==> wip/indigo: inputs <==
// lcd_top
module lcd_top(
  input clk,
  input rst,
  input PS2_CLK,
  input PS2_DATA,
  output [7:4] DB,
  output LCD_E,
  output LCD_RS,
  output LCD_RW,
  output [7:0] LED
  );
Settings: LEC_CHECK=0, ABC_AREA=1, CAP_MARGIN=20, CORE_MARGIN=2, CORE_UTILIZATION=72, CTS_CLUSTER_DIAMETER=329, GPL_TIMING_DRIVEN=1, PLACE_DENSITY_LB_ADDON=0.03, SETUP_SLACK_MARGIN=2.02, SLEW_MARGIN=20; clock period 8.85 ns.
run.sh (not shown) runs the stock make flow with config.mk's settings and CLKGATE_MAP_FILE=.
==> inputs of wip/pepper, as changes to wip/indigo <==
--- a/flow/config.mk
+++ b/flow/config.mk
@@ -11,6 +11,4 @@
 export CORE_UTILIZATION = 72
-export CTS_CLUSTER_DIAMETER = 329
-export GPL_TIMING_DRIVEN = 1
-export PLACE_DENSITY_LB_ADDON = 0.03
-export SETUP_SLACK_MARGIN = 2.02
+export CTS_CLUSTER_DIAMETER = 370
+export SETUP_SLACK_MARGIN = 2.44
 export SLEW_MARGIN = 20
==> flow/constraint.sdc (replaced) <==
create_clock -name core_clock -period 8.19 [get_ports {clk}]
set_input_delay 1.6380 -clock core_clock [delete_from_list [all_inputs] [get_ports {clk}]]
set_output_delay 1.6380 -clock core_clock [all_outputs]
set_load 0.01 [all_outputs]
==> inputs of wip/raven, as changes to wip/indigo <==
--- a/flow/config.mk
+++ b/flow/config.mk
@@ -12,3 +12,5 @@
 export CTS_CLUSTER_DIAMETER = 329
+export CTS_CLUSTER_SIZE = 17
 export GPL_TIMING_DRIVEN = 1
+export HOLD_SLACK_MARGIN = 0.29
 export PLACE_DENSITY_LB_ADDON = 0.03
==> flow/constraint.sdc (replaced) <==
create_clock -name core_clock -period 8.19 [get_ports {clk}]
set_input_delay 1.6380 -clock core_clock [delete_from_list [all_inputs] [get_ports {clk}]]
set_output_delay 1.6380 -clock core_clock [all_outputs]
set_load 0.01 [all_outputs]
==> comparison <==
- wip/indigo finished clean. wip/raven passed the timing, DRC and antenna checks. wip/pepper failed in global routing (5_1_grt) on ODB-0269.
- Between wip/indigo and wip/raven, the lower register-to-register slack is in wip/raven (gap 320 ps).
- Flip-flop count is the same in wip/raven and wip/indigo.
- In area after synthesis, wip/raven and wip/pepper do not differ.
- Against wip/indigo, the clock power of wip/raven is lower by 21%.
- Critical path depth: wip/indigo is higher than wip/raven (2).
- Of wip/indigo and wip/raven, wip/raven has the higher clock skew (gap 6.8 ps).
- Hold slack: wip/indigo is higher than wip/raven (3.0 ps).
- Of wip/raven and wip/indigo, wip/raven has the higher first-iteration DRC count (gap 12%, measured against wip/indigo).
- Between wip/indigo and wip/raven, the lower non-clock buffer count is in wip/indigo (gap 25).

==> v23 <==
Starting RTL as in the previous note.
clock: 17.6 ns
lec_check: 0
cap_margin: 25
core_margin: 2
core_utilization: 15
gpl_routability_driven: 0
min_routing_layer: met2
place_density_lb_addon: 0.1
slew_margin: 30
tns_end_percent: 35
==> v4 (differences from v23) <==
Settings changed: CAP_MARGIN 25 to 20, CORE_UTILIZATION 15 to 66, CTS_CLUSTER_DIAMETER set to 191, GPL_ROUTABILITY_DRIVEN 0 to unset, MAX_ROUTING_LAYER set to met4, MIN_ROUTING_LAYER met2 to unset, PLACE_DENSITY_LB_ADDON 0.1 to unset, SLEW_MARGIN 30 to 20, TNS_END_PERCENT 35 to unset.
==> flow/constraint.sdc (replaced) <==
create_clock -name core_clock -period 10.2 [get_ports {clk}]
set_input_delay 2.0400 -clock core_clock [delete_from_list [all_inputs] [get_ports {clk}]]
set_output_delay 2.0400 -clock core_clock [all_outputs]
set_load 0.01 [all_outputs]
==> flow_summary.ini <==
; yosys + openroad results
[status]
status = finished clean

[worst_setup_path]
rrSetupSlack_ns = 1.83
critPathTopFamily = multiplexers
critPathLaunch = LC1.head[0]$_DFFE_NP0P_
crit_slowest_cell = ha_4

[global_route]
met1_usage_pct = 46.4

[clock_network]
cts_made_buffers = 54

[flow_run]
warning_count = 46
[end of results for v4]
==> flow_summary.ini <==
; yosys + openroad results
[status]
status = finished clean

[worst_setup_path]
critPathLaunch = rst
crit_slowest_cell = buf_4
rrSetupSlack_ns = 5.41
critPathTopFamily = buffers and inverters

[global_route]
met1_usage_pct = 0

[power]
clkPwrFrac_pct = 53.2

[flow_run]
warning_count = 43

[clock_network]
cts_made_buffers = 74
[end of results for v23]

==> run a <==
Starting RTL as in the previous note.
Settings: LEC_CHECK=0, CAP_MARGIN=20, CORE_ASPECT_RATIO=0.99, CORE_MARGIN=2, CORE_UTILIZATION=40, CTS_CLUSTER_DIAMETER=116, GPL_ROUTABILITY_DRIVEN=0, SLEW_MARGIN=20; clock period 20.0 ns.
==> inputs of run b, as changes to run a <==
- ABC_AREA: default -> 1
- CORE_UTILIZATION: 40 -> 62
- GPL_TIMING_DRIVEN: default -> 0
==> inputs of run c, as changes to run a <==
- CORE_ASPECT_RATIO: 0.99 -> 0.71
- CORE_UTILIZATION: 40 -> 70
- CTS_CLUSTER_DIAMETER: 116 -> default
- CTS_CLUSTER_SIZE: default -> 26
- GPL_ROUTABILITY_DRIVEN: 0 -> default
- PLACE_DENSITY_LB_ADDON: default -> 0.0
- SETUP_SLACK_MARGIN: default -> 2.35
==> flow/constraint.sdc (replaced) <==
create_clock -name core_clock -period 8.19 [get_ports {clk}]
set_input_delay 1.6380 -clock core_clock [delete_from_list [all_inputs] [get_ports {clk}]]
set_output_delay 1.6380 -clock core_clock [all_outputs]
set_load 0.01 [all_outputs]
==> inputs of run d, as changes to run a <==
- CORE_ASPECT_RATIO: 0.99 -> default
- CORE_UTILIZATION: 40 -> 66
- CTS_CLUSTER_DIAMETER: 116 -> default
- GPL_ROUTABILITY_DRIVEN: 0 -> default
- MAX_ROUTING_LAYER: default -> met4
- SETUP_SLACK_MARGIN: default -> 3.1
==> flow/constraint.sdc (replaced) <==
create_clock -name core_clock -period 12.3 [get_ports {clk}]
set_input_delay 2.4600 -clock core_clock [delete_from_list [all_inputs] [get_ports {clk}]]
set_output_delay 2.4600 -clock core_clock [all_outputs]
set_load 0.01 [all_outputs]
==> comparison table <==
Status: run d complete, no violations; run c complete, no violations; run b complete, no violations; run a complete, no violations
First-pass GRT wire length: run d 91300 um; run c 114000 um; run b 109000 um; run a 86800 um
Global-route usage over all layers: run d 31.4%; run c 41.3%; run b 31.4%; run a 17.0%
Clk pwr: run d 1.69 mW; run c 2.49 mW; run b 1.02 mW; run a 1.05 mW
Met3 wire length: run d 4160 um; run c 13200 um; run b 4930 um; run a 2710 um
Multiplexer area fraction after synthesis: run d 11.0%; run c 11.0%; run b 0.0377%; run a 11.0%
Combinational gate area: run d 9430 um2; run c 10000 um2; run b 9970 um2; run a 9430 um2
Crit start category: run d flip-flop; run c flip-flop; run b input port; run a input port
Vias per inst: run d 6.50; run c 7.50; run b 5.96; run a 5.66
Reg2reg end: run d LC1.buffer_data[7]; run c LC1.buffer_data[7]; run b LC1.buffer_data[6]; run a LC1.buffer_data[2]
FP Core Util: run d 66.7%; run c 70.9%; run b 62.7%; run a 40.3%
Area growth from synthesis to layout: run d 9.97%; run c 19.2%; run b 10.9%; run a 11.5%
Multi-input logic portion of the cell area: run d 34.3%; run c 33.6%; run b 33.9%; run a 33.8%
Detailed-placement wirelength estimate: run d 37800 um; run c 40300 um; run b 48000 um; run a 34700 um
Static power due to leakage: run d 9.43 nW; run c 10.3 nW; run b 11.2 nW; run a 9.44 nW
Register area share after synthesis: run d 60.1%; run c 60.1%; run b 56.6%; run a 60.1%
Non-clock buffer instance count of the final layout: run d 33; run c 158; run b 120; run a 32
Placed instance area: run d 25600 um2; run c 25900 um2; run b 27600 um2; run a 26000 um2
Synthesized-area fraction occupied by ao, oa, aoi and oai cells: run d 8.44%; run c 8.44%; run b 11.0%; run a 8.44%

==> job 1249 <==
lcd_top again, from the RTL that the note above started with.
clock: 8.39 ns
lec_check: 0
cap_margin: 20
core_aspect_ratio: 0.71
core_margin: 2
core_utilization: 70
cts_cluster_size: 58
place_density_lb_addon: 0.0
setup_slack_margin: 2.38
slew_margin: 20
==> job 9222 (differences from job 1249) <==
==> flow/config.mk (replaced) <==
export PLATFORM = sky130hd
export DESIGN_NAME = lcd_top
export DESIGN_NICKNAME = lcd_top
export VERILOG_FILES = /design/flow/design.v
export SDC_FILE = /design/flow/constraint.sdc
export NUM_CORES = 4
export LEC_CHECK = 0
export CAP_MARGIN = 20
export CORE_ASPECT_RATIO = 0.65
export CORE_MARGIN = 2
export CORE_UTILIZATION = 40
export PLACE_DENSITY_LB_ADDON = 0.16
export SLEW_MARGIN = 25
==> flow/constraint.sdc (replaced) <==
create_clock -name core_clock -period 20.0 [get_ports {clk}]
set_input_delay 4.0000 -clock core_clock [delete_from_list [all_inputs] [get_ports {clk}]]
set_output_delay 4.0000 -clock core_clock [all_outputs]
set_load 0.01 [all_outputs]
==> results <==
| quantity | job 1249 | job 9222 |
|---|---|---|
| Status | finished clean | finished clean |
| Library cell contributing the largest single delay on the critical path | sky130_fd_sc_hd__mux4_2 | sky130_fd_sc_hd__buf_6 |
| Tap cell count | 480 | 825 |
| First-pass GRT wire length | 113000 um | 91200 um |
| Total buffers and inverters traversed by the critical path | 4 | 3 |
| Setup slack on the worst flop-to-flop path | 1680 ps | 6550 ps |
| Worst setup slack after placement | 1340 ps | 4590 ps |
| Total sequential power | 2830 uW | 1190 uW |
| Most crowded layer after global routing | met2 | met1 |
| Critical path data arrival time | 7180 ps | 5150 ps |
| Worst reg2reg path endpoint | LC1.buffer_data[2]$_DFFE_PP0P_ | LC1.buffer_data[7]$_DFFE_PP0P_ |
| Total Routing Usage GR | 40.7% | 18.0% |
| Drt via density | 7.34 | 5.66 |
| Fillcell total | 1667 | 5523 |
| GR Layer Usage met3 | 11.9% | 3.04% |
| Number of search-and-repair iterations in the first detailed-routing pass | 11 | 6 |
| Number of buffers created by CTS | 50 | 53 |
| Data required time of the worst path | 8860 ps | 10730 ps |
| Max-Slew Margin vs Limit | 16.9% | 30.2% |
| Global placer's final weighted congestion | 0.942 | 0.879 |
| Resized Gates After CTS | 48 | 0 |
| Layout Skew | 52.1 ps | 33.6 ps |
| Total routed wirelength | 80400 um | 56800 um |
| Unrepaired setup endpoints after global routing | yes | no |
| Number of buffers inserted by post-CTS setup repair | 91 | 0 |
| Cell count along the critical path | 9 | 3 |
| Pre-Place Util | 70.9% | 40.7% |
No activity file was given, so power comes from the tool's default toggle rates.
